==> 12-21 <==
==> flow/design.v (excerpt) <==
module sd_card_top
#(
	parameter  SPI_LOW_SPEED_DIV = 248,          
	parameter  SPI_HIGH_SPEED_DIV = 0            
)
(
	input            clk,
	input            rst,
	output           SD_nCS,                     
	output           SD_DCLK,                    
	output           SD_MOSI,                    
	input            SD_MISO,                    
	output           sd_init_done,               
	input            sd_sec_read,                
	input[31:0]      sd_sec_read_addr,           
	output[7:0]      sd_sec_read_data,           
	output           sd_sec_read_data_valid,     
	output           sd_sec_read_end,            
	input            sd_sec_write,               
	input[31:0]      sd_sec_write_addr,          
	input[7:0]       sd_sec_write_data,          
	output           sd_sec_write_data_req,      
	output           sd_sec_write_end            
);
clock: 2.34 ns
lec_check: 0
abc_area: 0
cap_margin: 5
cell_pad_in_sites_global_placement: 0
core_aspect_ratio: 0.95
core_margin: 2
core_utilization: 72
cts_cluster_diameter: 29
cts_cluster_size: 14
hold_slack_margin: -0.09
slew_margin: 30
tns_end_percent: 95
run.sh (not shown) runs the stock make flow with config.mk's settings and CLKGATE_MAP_FILE=.
==> inputs of 10-20, as changes to 12-21 <==
- ABC_AREA: 0 -> default
- CAP_MARGIN: 5 -> 20
- CELL_PAD_IN_SITES_GLOBAL_PLACEMENT: 0 -> default
- CORE_ASPECT_RATIO: 0.95 -> default
- CORE_UTILIZATION: 72 -> 66
- CTS_CLUSTER_DIAMETER: 29 -> default
- CTS_CLUSTER_SIZE: 14 -> 15
- HOLD_SLACK_MARGIN: -0.09 -> default
- SLEW_MARGIN: 30 -> 20
- TNS_END_PERCENT: 95 -> default
==> flow/constraint.sdc (replaced) <==
create_clock -name core_clock -period 2.24 [get_ports {clk}]
set_input_delay 0.4480 -clock core_clock [delete_from_list [all_inputs] [get_ports {clk}]]
set_output_delay 0.4480 -clock core_clock [all_outputs]
set_load 0.01 [all_outputs]
==> inputs of 11-08, as changes to 12-21 <==
- CAP_MARGIN: 5 -> 20
- CORE_ASPECT_RATIO: 0.95 -> 1.35
- CTS_CLUSTER_DIAMETER: 29 -> default
- HOLD_SLACK_MARGIN: -0.09 -> default
- PLACE_DENSITY: default -> 0.35
- SETUP_SLACK_MARGIN: default -> -0.19
==> flow/constraint.sdc (replaced) <==
create_clock -name core_clock -period 2.21 [get_ports {clk}]
set_input_delay 0.4420 -clock core_clock [delete_from_list [all_inputs] [get_ports {clk}]]
set_output_delay 0.4420 -clock core_clock [all_outputs]
set_load 0.01 [all_outputs]
==> inputs of 01-15, as changes to 12-21 <==
- ABC_AREA: 0 -> default
- CAP_MARGIN: 5 -> 20
- CELL_PAD_IN_SITES_GLOBAL_PLACEMENT: 0 -> default
- CORE_ASPECT_RATIO: 0.95 -> default
- CORE_UTILIZATION: 72 -> 40
- CTS_CLUSTER_DIAMETER: 29 -> default
- CTS_CLUSTER_SIZE: 14 -> default
- HOLD_SLACK_MARGIN: -0.09 -> default
- SLEW_MARGIN: 30 -> 20
- TNS_END_PERCENT: 95 -> default
==> flow/constraint.sdc (replaced) <==
create_clock -name core_clock -period 5.0 [get_ports {clk}]
set_input_delay 1.0000 -clock core_clock [delete_from_list [all_inputs] [get_ports {clk}]]
set_output_delay 1.0000 -clock core_clock [all_outputs]
set_load 0.01 [all_outputs]
==> results <==
In 10-20 the first-iteration DRC count is larger than in 01-15, by about 40%. 12-21 did not get past global routing (5_1_grt). 11-08 ran to the end with violations: setup timing. 10-20 completed and failed the layout checks on setup timing. 01-15 ran to the end with no violations. The lowest via count belongs to 01-15, the highest to 11-08. Against 11-08, the worst hold slack of 10-20 is better by 0.017 ns. In 01-15 the clock power is smaller than in 11-08, by 48%. Between 01-15 and 10-20, the lower critical path depth is in 10-20 (gap 2). In synthesized cell count, 01-15 and 12-21 do not differ.
==> figures <==
Outcome: 12-21 stopped before the end; 10-20 complete, but fails checks; 01-15 no timing/DRC/antenna violations; 11-08 complete, but fails checks
Failing step: 12-21 global routing (5_1_grt); 10-20 -; 01-15 -; 11-08 -
Reasons for failing layout checks: 12-21 -; 10-20 setup timing; 01-15 -; 11-08 setup timing
Die Footprint: 12-21 0.01438 mm2; 10-20 0.01565 mm2; 01-15 0.02545 mm2; 11-08 0.01439 mm2
Fraction of the core area covered by cells at the end of the flow: 12-21 -; 10-20 86.12%; 01-15 49.37%; 11-08 90.47%
Reported sequential group power: 12-21 -; 10-20 3.64 mW; 01-15 1.63 mW; 11-08 3.68 mW
Register cell area after layout: 12-21 -; 10-20 0.005049 mm2; 01-15 0.005045 mm2; 11-08 0.005045 mm2
Total internal power: 12-21 -; 10-20 5.941 mW; 01-15 2.712 mW; 11-08 5.664 mW
Clock tree from TritonCTS: 12-21 -; 10-20 yes; 01-15 yes; 11-08 yes
Wl on met1: 12-21 -; 10-20 11.20 mm; 01-15 11.44 mm; 11-08 9.663 mm
Aggregate negative setup slack: 12-21 -; 10-20 -0.5121 ns; 01-15 0 ns; 11-08 -3.026 ns
Met2 layer wire length in the routed design: 12-21 -; 10-20 12.84 mm; 01-15 9.842 mm; 11-08 14.44 mm
Count of pins over their slew limit: 12-21 -; 10-20 0; 01-15 0; 11-08 0
Worst flop-to-flop path endpoint: 12-21 -; 10-20 sd_card_cmd_m0.send_data[7]$_DFFE_PP1P_; 01-15 sd_card_cmd_m0.byte_cnt[13]$_DFFE_PP0P_; 11-08 sd_card_cmd_m0.send_data[4]$_DFFE_PP1P_
Number of non-clock inverters in the layout: 12-21 -; 10-20 33; 01-15 33; 11-08 33
Area of placed instances: 12-21 0.01118 mm2; 10-20 0.01148 mm2; 01-15 0.01085 mm2; 11-08 0.01133 mm2

========
==> v14: inputs <==
Starting RTL as in the previous note.
Design sd_card_top, start of the top module:
module sd_card_top
#(
	parameter  SPI_LOW_SPEED_DIV = 248,          
	parameter  SPI_HIGH_SPEED_DIV = 0            
)
(
	input            clk,
	input            rst,
	output           SD_nCS,                     
	output           SD_DCLK,                    
	output           SD_MOSI,                    
	input            SD_MISO,                    
	output           sd_init_done,               
	input            sd_sec_read,                
	input[31:0]      sd_sec_read_addr,           
	output[7:0]      sd_sec_read_data,           
	output           sd_sec_read_data_valid,     
	output           sd_sec_read_end,            
	input            sd_sec_write,               
	input[31:0]      sd_sec_write_addr,          
	input[7:0]       sd_sec_write_data,          
	output           sd_sec_write_data_req,      
	output           sd_sec_write_end            
);
==> flow/config.mk <==
export PLATFORM = sky130hd
export DESIGN_NAME = sd_card_top
export DESIGN_NICKNAME = sd_card_top
export VERILOG_FILES = /design/flow/design.v
export SDC_FILE = /design/flow/constraint.sdc
export NUM_CORES = 4
export LEC_CHECK = 0
export CAP_MARGIN = 0
export CORE_MARGIN = 2
export CORE_UTILIZATION = 71
export CTS_CLUSTER_DIAMETER = 25
export CTS_CLUSTER_SIZE = 30
export SETUP_SLACK_MARGIN = 0.48
export SLEW_MARGIN = 20
export TNS_END_PERCENT = 5
==> flow/constraint.sdc <==
create_clock -name core_clock -period 4.77 [get_ports {clk}]
set_input_delay 0.9540 -clock core_clock [delete_from_list [all_inputs] [get_ports {clk}]]
set_output_delay 0.9540 -clock core_clock [all_outputs]
set_load 0.01 [all_outputs]
==> v27: changes against v14 <==
- CAP_MARGIN: 0 -> 20
- CORE_UTILIZATION: 71 -> 70
- CTS_CLUSTER_DIAMETER: 25 -> unset
- CTS_CLUSTER_SIZE: 30 -> unset
- SETUP_SLACK_MARGIN: 0.48 -> -0.21
- TNS_END_PERCENT: 5 -> unset
==> flow/constraint.sdc (replaced) <==
create_clock -name core_clock -period 2.14 [get_ports {clk}]
set_input_delay 0.4280 -clock core_clock [delete_from_list [all_inputs] [get_ports {clk}]]
set_output_delay 0.4280 -clock core_clock [all_outputs]
set_load 0.01 [all_outputs]
==> comparison table <==
metric                                                                v14                      v27
Result of the run                                          finished clean          failed layout checks
Reasons for failing layout checks                                       -     negative setup slack
Layout Area Growth over Synthesis                                   26.5%                    26.0%
DRT Wirelength                                                   32700 um                 29600 um
Tool warning count                                                     37                       36
Highest net fanout along the worst path                                17                        6
P_comb                                                         0.000134 W               0.000293 W
Non-clk buf share                                                  0.0822                    0.143
Number of clock-tree buffers in the layout                             63                       30
Measured slew at the worst slew-check pin                         1160 ps                   771 ps
Hold WC Path Type                                  flip-flop to flip-flop  input port to flip-flop
Placed cells                                                         1240                     1333
First drt pass iteration count                                         10                        7
Fillers                                                               475                      536
Width of the die                                                   121 um                   122 um
Met2 Wirelength                                                  15700 um                 14400 um
Worst path arrival time                                           4240 ps                  2770 ps
Average wire length per cell after detail routing                 24.7 um                  21.6 um
Layout buffer count excluding clock buffers                            97                      191
Main power group                                        the clock network                registers
Global routing usage on met2                                        0.704                    0.676
Fraction of the cycle the final worst path needs                    0.804                     1.10
Core area                                                      0.0133 mm2               0.0133 mm2

========
==> 12-26: inputs <==
sd_card_top again, from the RTL that the note above started with.
make LEC_CHECK=0 ABC_AREA=0 CAP_MARGIN=5 CELL_PAD_IN_SITES_GLOBAL_PLACEMENT=0 CORE_ASPECT_RATIO=0.91 CORE_MARGIN=2 CORE_UTILIZATION=72 CTS_CLUSTER_SIZE=14 HOLD_SLACK_MARGIN=0.06 PLACE_DENSITY=0.64 SETUP_SLACK_MARGIN=-0.55 SLEW_MARGIN=5 TNS_END_PERCENT=25 finish   # period 5.75 ns
==> inputs of 06-17, as changes to 12-26 <==
- SLEW_MARGIN: 5 -> 40
==> flow/constraint.sdc (replaced) <==
create_clock -name core_clock -period 5.45 [get_ports {clk}]
set_input_delay 1.0900 -clock core_clock [delete_from_list [all_inputs] [get_ports {clk}]]
set_output_delay 1.0900 -clock core_clock [all_outputs]
set_load 0.01 [all_outputs]
==> inputs of 08-05, as changes to 12-26 <==
- ABC_AREA: 0 -> unset
- CAP_MARGIN: 5 -> 30
- CELL_PAD_IN_SITES_DETAIL_PLACEMENT: unset -> 1
- CELL_PAD_IN_SITES_GLOBAL_PLACEMENT: 0 -> unset
- CORE_ASPECT_RATIO: 0.91 -> unset
- CORE_UTILIZATION: 72 -> 40
- CTS_CLUSTER_SIZE: 14 -> unset
- HOLD_SLACK_MARGIN: 0.06 -> unset
- PLACE_DENSITY: 0.64 -> unset
- SETUP_SLACK_MARGIN: -0.55 -> unset
- SLEW_MARGIN: 5 -> 20
- TNS_END_PERCENT: 25 -> unset
==> flow/constraint.sdc (replaced) <==
create_clock -name core_clock -period 3.35 [get_ports {clk}]
set_input_delay 0.6700 -clock core_clock [delete_from_list [all_inputs] [get_ports {clk}]]
set_output_delay 0.6700 -clock core_clock [all_outputs]
set_load 0.01 [all_outputs]
==> inputs of 06-14, as changes to 12-26 <==
- ABC_AREA: 0 -> unset
- CAP_MARGIN: 5 -> 20
- CELL_PAD_IN_SITES_GLOBAL_PLACEMENT: 0 -> unset
- CORE_ASPECT_RATIO: 0.91 -> unset
- CORE_UTILIZATION: 72 -> 64
- CTS_CLUSTER_SIZE: 14 -> unset
- HOLD_SLACK_MARGIN: 0.06 -> unset
- PLACE_DENSITY: 0.64 -> unset
- SETUP_SLACK_MARGIN: -0.55 -> 0.83
- SLEW_MARGIN: 5 -> 20
- TNS_END_PERCENT: 25 -> unset
==> flow/constraint.sdc (replaced) <==
create_clock -name core_clock -period 3.4 [get_ports {clk}]
set_input_delay 0.6800 -clock core_clock [delete_from_list [all_inputs] [get_ports {clk}]]
set_output_delay 0.6800 -clock core_clock [all_outputs]
set_load 0.01 [all_outputs]
==> results.yml <==
# physical design summary
routing:
  vias: 8342
  wl_met2_microns: 11700
  vias_per_cell: 6.57
critical_path:
  cpMaxStageDelayCell: "nor3b_4"
die:
  initCoreUtil: 0.735
  die_h_microns: 115
cells_and_area:
  fin_util: 0.863
  combAreaFraction: 0.380
power_and_ir_drop:
  power.switching_w: 0.000615
  pwr-share-comb: 0.035
run_status:
  status: "complete, no violations"
sta:
  setup_slack_ps: 2320
  fin_crit_sh: 0.597
the above is filed under 12-26

==> results.yml <==
# physical design summary
run_status:
  status: "complete, no violations"
routing:
  vias: 8046
  vias_per_cell: 5.53
  wl_met2_microns: 12200
power_and_ir_drop:
  power.switching_w: 0.00114
cells_and_area:
  fin_util: 0.507
  combAreaFraction: 0.360
die:
  die_h_microns: 160
  initCoreUtil: 0.410
the above is filed under 08-05

==> results.yml <==
# physical design summary
run_status:
  status: "complete, no violations"
sta:
  setup_slack_ps: 870
  fin_crit_sh: 0.744
critical_path:
  cpMaxStageDelayCell: "or4_4"
die:
  die_h_microns: 127
  core_area_sq_mm: 0.0146
  initCoreUtil: 0.661
routing:
  wl_met2_microns: 10900
  vias_per_cell: 6.18
  vias: 8073
power_and_ir_drop:
  pwr-share-comb: 0.035
  power.switching_w: 0.00102
global_routing:
  grt_pass1_wl_microns: 39500
synthesis:
  syn_area_per_cell_sq_um: 9.48
the above is filed under 06-14

==> results.yml <==
# physical design summary
routing:
  vias_per_cell: 6.63
  wl_met2_microns: 11800
power_and_ir_drop:
  pwr-share-comb: 0.036
  power.switching_w: 0.000634
critical_path:
  cpMaxStageDelayCell: "nor3b_4"
cells_and_area:
  combAreaFraction: 0.379
die:
  die_h_microns: 115
run_status:
  status: "complete, no violations"
the above is filed under 06-17

No activity file was given, so power comes from the tool's default toggle rates.
